run A:
## SP_wocg
module SP_wocg(
	clk,
	rst_n,
	in_valid,
	in_data,
	in_mode,
	out_valid,
	out_data
);
==> flow/config.mk <==
export PLATFORM = sky130hd
export DESIGN_NAME = SP_wocg
export DESIGN_NICKNAME = SP_wocg
export VERILOG_FILES = /design/flow/design.v
export SDC_FILE = /design/flow/constraint.sdc
export NUM_CORES = 4
export LEC_CHECK = 0
export ABC_AREA = 1
export CAP_MARGIN = 20
export CELL_PAD_IN_SITES_DETAIL_PLACEMENT = 1
export CORE_ASPECT_RATIO = 0.66
export CORE_MARGIN = 2
export CORE_UTILIZATION = 40
export CTS_CLUSTER_DIAMETER = 371
export GPL_TIMING_DRIVEN = 0
export MAX_ROUTING_LAYER = met4
export MIN_ROUTING_LAYER = met1
export SLEW_MARGIN = 30
export SYNTH_MEMORY_MAX_BITS = 16384
export TNS_END_PERCENT = 75
==> flow/constraint.sdc <==
create_clock -name core_clock -period 9.18 [get_ports {clk}]
set_input_delay 1.8360 -clock core_clock [delete_from_list [all_inputs] [get_ports {clk}]]
set_output_delay 1.8360 -clock core_clock [all_outputs]
set_load 0.01 [all_outputs]
run.sh (not shown) runs the stock make flow with config.mk's settings and CLKGATE_MAP_FILE=.
--- input diff run A..run B ---
==> flow/config.mk <==
export PLATFORM = sky130hd
export DESIGN_NAME = SP_wocg
export DESIGN_NICKNAME = SP_wocg
export VERILOG_FILES = /design/flow/design.v
export SDC_FILE = /design/flow/constraint.sdc
export NUM_CORES = 4
export LEC_CHECK = 0
export CAP_MARGIN = 20
export CORE_MARGIN = 2
export CORE_UTILIZATION = 69
export SLEW_MARGIN = 20
export SYNTH_MEMORY_MAX_BITS = 16384
==> flow/constraint.sdc <==
create_clock -name core_clock -period 7.58 [get_ports {clk}]
set_input_delay 1.5160 -clock core_clock [delete_from_list [all_inputs] [get_ports {clk}]]
set_output_delay 1.5160 -clock core_clock [all_outputs]
set_load 0.01 [all_outputs]
## What came out
- Net count reported at finish: run B vs run A down about 18%
- Run B against run A: floorplan die width now sits lower, buffering stage count on the worst path with inverters included now sits lower, cell area after technology mapping now sits lower.
- met1 as the most heavily used metal layer in global routing was reported by run A, and met2 by run B.
- Summary of run B over run A: final instance area went down; total via count in the routed design went down.
## Diff of input files: run C against run B
diff --git a/flow/config.mk b/flow/config.mk
--- a/flow/config.mk
+++ b/flow/config.mk
@@ -10 +10 @@
-export CORE_UTILIZATION = 69
+export CORE_UTILIZATION = 70
==> flow/constraint.sdc <==
create_clock -name core_clock -period 6.35 [get_ports {clk}]
set_input_delay 1.2700 -clock core_clock [delete_from_list [all_inputs] [get_ports {clk}]]
set_output_delay 1.2700 -clock core_clock [all_outputs]
set_load 0.01 [all_outputs]
Run C vs run B: routed wire length up
Run C vs. run B: first-pass iteration count of the detailed router went up, pre-CTS setup slack now sits lower.
The flow did not stop early for run C: all stages ran, and the layout cleared the timing, design-rule and antenna checks.
Run C vs. run B: first-pass GRT wire length increased by 0.35% relative to the old numbers, met1 layer wirelength in the final routing went down 0.74%.
Register fraction of the total cell area: run C < run B
Share of synthesized cell area in and, or, nand and nor gates: run B vs run C identical
Per the comparison of run C with run B, area added between synthesis and finish moved up; arrival time at the worst endpoint moved down.
Setup changes, run C to run D
diff --git a/flow/config.mk b/flow/config.mk
--- a/flow/config.mk
+++ b/flow/config.mk
@@ -10 +10 @@
-export CORE_UTILIZATION = 70
+export CORE_UTILIZATION = 40
==> flow/constraint.sdc <==
create_clock -name core_clock -period 8.0 [get_ports {clk}]
set_input_delay 1.6000 -clock core_clock [delete_from_list [all_inputs] [get_ports {clk}]]
set_output_delay 1.6000 -clock core_clock [all_outputs]
set_load 0.01 [all_outputs]
==> comparison <==
- Run C has higher final non-filler cell area than run D.
- Diff run C -> run D | initial DRC count | decrease of about 14%
- Run D does better than run C on worst setup slack after layout.
- Count of filler cells inserted in the layout is lower on run C
- Global-route usage: run D vs run C down 16 points
- Run D against run C: first-pass iteration count of the detailed router has decreased, sequential share of layout area saw an increase.
- Status: post-placement cell area parity (run D, run C)
### run D -> run E
diff --git a/flow/config.mk b/flow/config.mk
--- a/flow/config.mk
+++ b/flow/config.mk
@@ -10 +10,2 @@
-export CORE_UTILIZATION = 40
+export CORE_UTILIZATION = 69
+export CTS_CLUSTER_DIAMETER = 33
==> flow/constraint.sdc <==
create_clock -name core_clock -period 3.22 [get_ports {clk}]
set_input_delay 0.6440 -clock core_clock [delete_from_list [all_inputs] [get_ports {clk}]]
set_output_delay 0.6440 -clock core_clock [all_outputs]
set_load 0.01 [all_outputs]
Findings:
In the summary table, run E is marked failed, with error DPL-0038 raised in 4_1_cts.
Compared with run D, run E shows placement-stage cell area that has gone up by more than 10%.
Any difference in synthesized area between run E and run D is small enough to ignore.
Vertical extent of the die sits lower in run E than in run D.
In run E, the placer's final routability congestion estimate came out about 13% above the value in run D.
Delta(half-perimeter wire length after placement, run E - run D) > 0
Run E -> run D: number of synthesized flops with an enable pin delta 0, exact match
